==> inputs of branch sierra <==
==> flow/design.v <==
module HA (input logic a, b, output logic s, c );
    assign s = a ^ b;
    assign c = a & b;
endmodule
module mBB (
    input  logic       en,
    input  logic [1:0] a, b, sel,
    output logic [3:0] p
);
    localparam UxU = 2'b00;
    localparam UxS = 2'b01;
    localparam SxU = 2'b10;
    localparam SxS = 2'b11;
    logic [1:0] ai, bi;
    logic [3:0] pi;
    assign ai = (!en)? 0 : (sel==UxS)? b : a;
    assign bi = (!en)? 0 : (sel==UxS)? a : b;
    logic [1:0] pp0, pp1;
    assign pp0 = { (ai[1] & bi[0]), (ai[0] & bi[0]) };
    assign pp1 = { (ai[1] & bi[1]), (ai[0] & bi[1]) };
    assign pi[0] = pp0[0];
    logic HA_p1_co;
    HA HA_p1(
        .a((sel==0)? pp0[1] : ~pp0[1]),
        .b((sel==0)? pp1[0] : ~pp1[0]),
        .c(HA_p1_co),
        .s(pi[1]));
    logic HA_p2_1_co, HA_p2_1_s;
    HA HA_p2_1(
        .a(1'b1),
        .b(pp1[1]),
        .c(HA_p2_1_co),
        .s(HA_p2_1_s));
    logic HA_p2_0_a, p3_0;
    assign HA_p2_0_a = (sel==0)? pp1[1] : HA_p2_1_s;
    HA HA_p2_0(
        .a(HA_p2_0_a),
        .b(HA_p1_co),
        .c(p3_0),
        .s(pi[2]));
    assign pi[3] = (sel==0)? p3_0: ~(HA_p2_1_co | p3_0);
    always @(*) begin
        if (en) begin
            case (sel)
                UxU, SxS: p <= pi;
                UxS, SxU: p <= (~bi[1])? pi : 
                        {(pi[3] ^ ai[1]) ^ (pi[2] & ai[0]),  
                         (pi[2] ^ ai[0]) ,  pi[1:0]};        
            endcase
        end else begin
            p <= 4'b0; 
        end
    end
endmodule
module mFU (
    input  logic        clk, nrst,
    input  logic [ 7:0] a, b,
    input  logic [ 1:0] mode,
    output logic [15:0] p
);
    localparam _8x8 = 2'b00;
    localparam _4x4 = 2'b01;
    localparam _2x2 = 2'b10;
    localparam NOOP = 2'b11;
    logic [15:0] en;
    always @(*) begin
        case (mode)
            _8x8: en = 16'b1111_1111_1111_1111;
            _4x4: en = 16'b1111_0000_0000_1111;
            _2x2: en = 16'b1001_0000_0000_1001; 
            default: en = 16'b0;
        endcase
    end
    logic [31:0] sel;
    always @(*) begin
        case (mode)
            _8x8: sel = 32'b11100100_10100000_01000100_00000000;
            _4x4: sel = 32'b11100100_00000000_00000000_11100100;
            _2x2: sel = 32'b11000011_00000000_00000000_11000011; 
            default: sel = 32'b0;
        endcase
    end
    logic [3:0] p0_ll, p0_hl, p0_lh, p0_hh;
    logic [3:0] p1_ll, p1_hl, p1_lh, p1_hh;
    logic [3:0] p2_ll, p2_hl, p2_lh, p2_hh;
    logic [3:0] p3_ll, p3_hl, p3_lh, p3_hh;
    mBB mbb_0_hh(.en(en[15]), .a(a[7:6]), .b(b[7:6]), .sel(sel[31:30]), .p(p0_hh));
    mBB mbb_0_hl(.en(en[14]), .a(a[7:6]), .b(b[5:4]), .sel(sel[29:28]), .p(p0_hl));
    mBB mbb_0_lh(.en(en[13]), .a(a[5:4]), .b(b[7:6]), .sel(sel[27:26]), .p(p0_lh));
    mBB mbb_0_ll(.en(en[12]), .a(a[5:4]), .b(b[5:4]), .sel(sel[25:24]), .p(p0_ll));
    mBB mbb_1_hh(.en(en[11]), .a(a[7:6]), .b(b[3:2]), .sel(sel[23:22]), .p(p1_hh));
    mBB mbb_1_hl(.en(en[10]), .a(a[7:6]), .b(b[1:0]), .sel(sel[21:20]), .p(p1_hl));
    mBB mbb_1_lh(.en(en[ 9]), .a(a[5:4]), .b(b[3:2]), .sel(sel[19:18]), .p(p1_lh));
    mBB mbb_1_ll(.en(en[ 8]), .a(a[5:4]), .b(b[1:0]), .sel(sel[17:16]), .p(p1_ll));
    mBB mbb_2_hh(.en(en[ 7]), .a(a[3:2]), .b(b[7:6]), .sel(sel[15:14]), .p(p2_hh));
    mBB mbb_2_hl(.en(en[ 6]), .a(a[3:2]), .b(b[5:4]), .sel(sel[13:12]), .p(p2_hl));
    mBB mbb_2_lh(.en(en[ 5]), .a(a[1:0]), .b(b[7:6]), .sel(sel[11:10]), .p(p2_lh));
    mBB mbb_2_ll(.en(en[ 4]), .a(a[1:0]), .b(b[5:4]), .sel(sel[ 9: 8]), .p(p2_ll));
    mBB mbb_3_hh(.en(en[ 3]), .a(a[3:2]), .b(b[3:2]), .sel(sel[ 7: 6]), .p(p3_hh));
    mBB mbb_3_hl(.en(en[ 2]), .a(a[3:2]), .b(b[1:0]), .sel(sel[ 5: 4]), .p(p3_hl));
    mBB mbb_3_lh(.en(en[ 1]), .a(a[1:0]), .b(b[3:2]), .sel(sel[ 3: 2]), .p(p3_lh));
    mBB mbb_3_ll(.en(en[ 0]), .a(a[1:0]), .b(b[1:0]), .sel(sel[ 1: 0]), .p(p3_ll));
    logic [7:0] p0, p1, p2, p3;
    logic p1_lh_ex, p2_hl_ex;
    logic p3_hl_ex, p3_lh_ex;
    assign p1_lh_ex = (mode==_8x8)? 0 : p1_lh[3];
    assign p2_hl_ex = (mode==_8x8)? 0 : p2_hl[3];
    assign p3_hl_ex = (mode==_8x8)? 0 : p3_hl[3];
    assign p3_lh_ex = (mode==_8x8)? 0 : p3_lh[3];
    assign p0 = {p0_hh,p0_ll} + { { {2{p0_hl[3]}} , p0_hl } + { {2{p0_lh[3]}} , p0_lh } , 2'b00};
    assign p1 = {p1_hh,p1_ll} + { { {2{p1_hl[3]}} , p1_hl } + { {2{p1_lh_ex}} , p1_lh } , 2'b00};
    assign p2 = {p2_hh,p2_ll} + { { {2{p2_hl_ex}} , p2_hl } + { {2{p2_lh[3]}} , p2_lh } , 2'b00};
    assign p3 = {p3_hh,p3_ll} + { { {2{p3_hl_ex}} , p3_hl } + { {2{p3_lh_ex}} , p3_lh } , 2'b00};
    always @(*) begin
        if (!nrst) begin
            p = 16'h0;
        end else begin
            case (mode)
                _8x8:    p = { p0, p3 } +  { { {4{p1[7]}} , p1 } + { {4{p2[7]}} , p2 } , 4'b0000 };
                _4x4:    p = {{8{p0[7]}},p0} + {{8{p3[7]}},p3};
                _2x2:    p = {{12{p0_hh[3]}},p0_hh} + {{12{p0_ll[3]}},p0_ll} + {{12{p3_hh[3]}},p3_hh} + {{12{p3_ll[3]}},p3_ll};
                default: p = 16'h0;
            endcase
        end
    end
endmodule
module pe #(
    parameter int DATA_WIDTH = 8
) (
    input logic i_clk, i_nrst, 
    input logic [1:0] i_mode,
    input logic [DATA_WIDTH-1:0] i_ifmap, i_weight,
    input logic [DATA_WIDTH*2-1:0] i_psum,
    input logic i_reg_clear,  
    input logic i_pe_en,   
    input logic i_psum_out_en,
    output logic [DATA_WIDTH-1:0] o_ifmap, o_weight,
    output logic [DATA_WIDTH*2-1:0] o_ofmap
);
    logic [DATA_WIDTH-1:0] reg_ifmap, reg_weight;
    logic [DATA_WIDTH*2-1:0] reg_psum, o_multiplier, reg_psum_out;
    always_ff @(posedge i_clk or negedge i_nrst) begin
        if (~i_nrst) begin
            reg_ifmap <= 0;
            reg_weight <= 0;
        end else begin
            if (i_reg_clear) begin
                reg_ifmap <= 0;
                reg_weight <= 0;
            end else if (i_pe_en) begin
                reg_ifmap <= i_ifmap;
                reg_weight <= i_weight;
            end
        end
    end
    mFU mfu (
        .clk(i_clk),
        .nrst(i_nrst),
        .a(i_ifmap),
        .b(i_weight),
        .mode(i_mode),
        .p(o_multiplier)
    );
    logic write_en;
    assign write_en = i_pe_en & (reg_ifmap != 0 & reg_weight != 0);
    always_ff @(posedge i_clk or negedge i_nrst) begin
        if(~i_nrst) begin
            reg_psum <= 0;
            reg_psum_out <= 0;
        end else begin
            if(i_psum_out_en) begin
                reg_psum_out <= reg_psum;
            end else if (i_reg_clear) begin
                reg_psum <= 0;
                reg_psum_out <= 0;
            end else if(i_pe_en) begin
                reg_psum <= reg_psum + o_multiplier;
            end 
        end
    end
    always_comb begin
        o_ifmap = reg_ifmap;
        o_weight = reg_weight;
        o_ofmap = reg_psum_out;
    end
endmodule
module systolic_array #(
    parameter DATA_WIDTH = 8,
    parameter WIDTH = 2,
    parameter HEIGHT = 2
) (
    input logic i_clk, i_nrst, i_reg_clear, i_pe_en, i_psum_out_en,
    input logic [1:0] i_mode,
    input logic [0:HEIGHT-1][DATA_WIDTH-1:0] i_ifmap, 
    input logic [0:WIDTH-1][DATA_WIDTH-1:0] i_weight,
    output logic [0:HEIGHT-1][DATA_WIDTH*2-1:0] o_ofmap
);
    logic [0:HEIGHT-1][0:WIDTH][DATA_WIDTH-1:0] mat_A;
    logic [0:HEIGHT][0:WIDTH-1][DATA_WIDTH-1:0] mat_B;
    logic [0:HEIGHT-1][0:WIDTH][DATA_WIDTH*2-1:0] mat_C;
    genvar jj;
    generate
        for (jj=0; jj < HEIGHT; jj++) begin : y_ios
            assign mat_A[jj][0] = i_ifmap[jj]; 
            assign o_ofmap[jj] = mat_C[jj][0];
        end
    endgenerate
    genvar ii;
    generate
        for (ii=0; ii < WIDTH; ii++) begin : x_ios
            assign mat_B[0][ii] = i_weight[ii];
        end
    endgenerate
    genvar i, j;
    generate
        for (j=0; j < HEIGHT; j++) begin : y_axis
            for (i=0; i < WIDTH; i++) begin : x_axis
                pe #(
                    .DATA_WIDTH(DATA_WIDTH)
                ) pe_inst (
                    .i_clk(i_clk),
                    .i_nrst(i_nrst),
                    .i_mode(i_mode),
                    .i_ifmap(mat_A[j][i]),
                    .i_weight(mat_B[j][i]),
                    .i_reg_clear(i_reg_clear),
                    .i_pe_en(i_pe_en),
                    .i_psum_out_en(i_psum_out_en),
                    .o_ifmap(mat_A[j][i+1]),
                    .o_weight(mat_B[j+1][i]),
                    .o_ofmap(mat_C[j][i])
                );
            end
        end
    endgenerate
endmodule
module systolic_top (
    input  logic         i_clk,
    input  logic         i_nrst,
    input  logic         i_reg_clear,
    input  logic         i_pe_en,
    input  logic         i_psum_out_en,
    input  logic [1:0]   i_mode,
    input  logic [63:0]  i_ifmap,    
    input  logic [7:0]   i_weight,
    output logic [127:0] o_ofmap     
);
    systolic_array #(
        .DATA_WIDTH(8),
        .WIDTH(1),
        .HEIGHT(8)
    ) systolic_array_inst (
        .i_clk(i_clk),
        .i_nrst(i_nrst),
        .i_mode(i_mode),
        .i_reg_clear(i_reg_clear),
        .i_pe_en(i_pe_en),
        .i_psum_out_en(i_psum_out_en),
        .i_ifmap(i_ifmap),
        .i_weight(i_weight),
        .o_ofmap(o_ofmap)
    );
endmodule
==> flow/run.sh <==
#!/bin/bash
# the make line also repeats each setting of config.mk as NAME=value (left out here)
make -C /OpenROAD-flow-scripts/flow DESIGN_CONFIG=/design/flow/config.mk WORK_HOME=/design/flow/orfs CLKGATE_MAP_FILE= finish
==> flow/config.mk <==
export PLATFORM = sky130hd
export DESIGN_NAME = systolic_top
export DESIGN_NICKNAME = systolic_top
export VERILOG_FILES = /design/flow/design.v
export SDC_FILE = /design/flow/constraint.sdc
export NUM_CORES = 4
export LEC_CHECK = 0
export ABC_AREA = 0
export CAP_MARGIN = 35
export CELL_PAD_IN_SITES_DETAIL_PLACEMENT = 0
export CORE_MARGIN = 2
export CORE_UTILIZATION = 21
export CTS_CLUSTER_DIAMETER = 77
export CTS_CLUSTER_SIZE = 48
export GPL_ROUTABILITY_DRIVEN = 0
export MAX_ROUTING_LAYER = met4
export MIN_ROUTING_LAYER = met1
export PLACE_DENSITY_LB_ADDON = 0.18
export SLEW_MARGIN = 20
export TNS_END_PERCENT = 65
==> flow/constraint.sdc <==
create_clock -name core_clock -period 10.0 [get_ports {i_clk}]
set_input_delay 2.0000 -clock core_clock [delete_from_list [all_inputs] [get_ports {i_clk}]]
set_output_delay 2.0000 -clock core_clock [all_outputs]
set_load 0.01 [all_outputs]
==> branch xenon (differences from branch sierra) <==
ABC_AREA = unset   (was 0)
CAP_MARGIN = 20   (was 35)
CELL_PAD_IN_SITES_GLOBAL_PLACEMENT = 1   (was unset)
CORE_UTILIZATION = 57   (was 21)
CTS_CLUSTER_DIAMETER = unset   (was 77)
CTS_CLUSTER_SIZE = unset   (was 48)
GPL_ROUTABILITY_DRIVEN = unset   (was 0)
GPL_TIMING_DRIVEN = 1   (was unset)
MIN_ROUTING_LAYER = unset   (was met1)
PLACE_DENSITY_LB_ADDON = unset   (was 0.18)
TNS_END_PERCENT = unset   (was 65)
==> flow/constraint.sdc (replaced) <==
create_clock -name core_clock -period 5.95 [get_ports {i_clk}]
set_input_delay 1.1900 -clock core_clock [delete_from_list [all_inputs] [get_ports {i_clk}]]
set_output_delay 1.1900 -clock core_clock [all_outputs]
set_load 0.01 [all_outputs]
==> branch delta (differences from branch sierra) <==
ABC_AREA = unset   (was 0)
CAP_MARGIN = 20   (was 35)
CELL_PAD_IN_SITES_DETAIL_PLACEMENT = unset   (was 0)
CORE_UTILIZATION = 40   (was 21)
CTS_CLUSTER_DIAMETER = unset   (was 77)
CTS_CLUSTER_SIZE = unset   (was 48)
GPL_ROUTABILITY_DRIVEN = unset   (was 0)
MAX_ROUTING_LAYER = unset   (was met4)
MIN_ROUTING_LAYER = unset   (was met1)
PLACE_DENSITY_LB_ADDON = unset   (was 0.18)
SLEW_MARGIN = 0   (was 20)
TNS_END_PERCENT = 95   (was 65)
==> qor summary <==
| metric | branch delta | branch sierra | branch xenon |
|---|---|---|---|
| Critical-path top delay cell | or4_1 | clkdlybuf4s50_1 | or3b_4 |
| Signed area change from the synthesized netlist to the final layout | 12.11% | 22.68% | 44.53% |
| Clock latency on the worst-skew pair | 0.60 ns | 0.70 ns | 0.61 ns |
| Multi-input gate share of the layout cell area | 71.14% | 65.05% | 62.73% |
| Site Rows | 137 | 189 | 115 |
| Critical Path Stages | 37 | 39 | 43 |
| Uppermost layer routed | met5 | met4 | met4 |
| Outcome | timing/DRC/antenna clean | timing/DRC/antenna clean | failed layout checks |
| Layout check failures | - | - | negative setup slack |
| Die area | 143300 um2 | 271400 um2 | 101000 um2 |
| M1 wire length | 70720 um | 90870 um | 77570 um |
| Worst setup slack before clock tree synthesis | -0.1558 ns | -0.2516 ns | -2.799 ns |
| Setup repair after global routing missed its margin | - | no | yes |
| Grt met1 use | 27.72% | 18.44% | 43.71% |
| Final wirelength | 175500 um | 208800 um | 205700 um |
| Peak ir drop on the vdd network | 107.2 uV | 154.1 uV | 268.9 uV |
| Number of setup violations in the final report | 0 | 0 | 96 |
| Critical path's most frequent cell | ha_1 | ha_1 | ha_4 |
| Average detailed-routed wire length per instance | 19.34 um | 18.57 um | 20.40 um |
| Standard cell area after detailed placement | 61560 um2 | 67530 um2 | 73730 um2 |
| Fraction of power consumed by combinational cells | 60.9% | 65.2% | 70.6% |
| H-tree levels | 2 | 1 | 2 |
Power figures rest on the tool's default switching activity, not on a simulated workload.
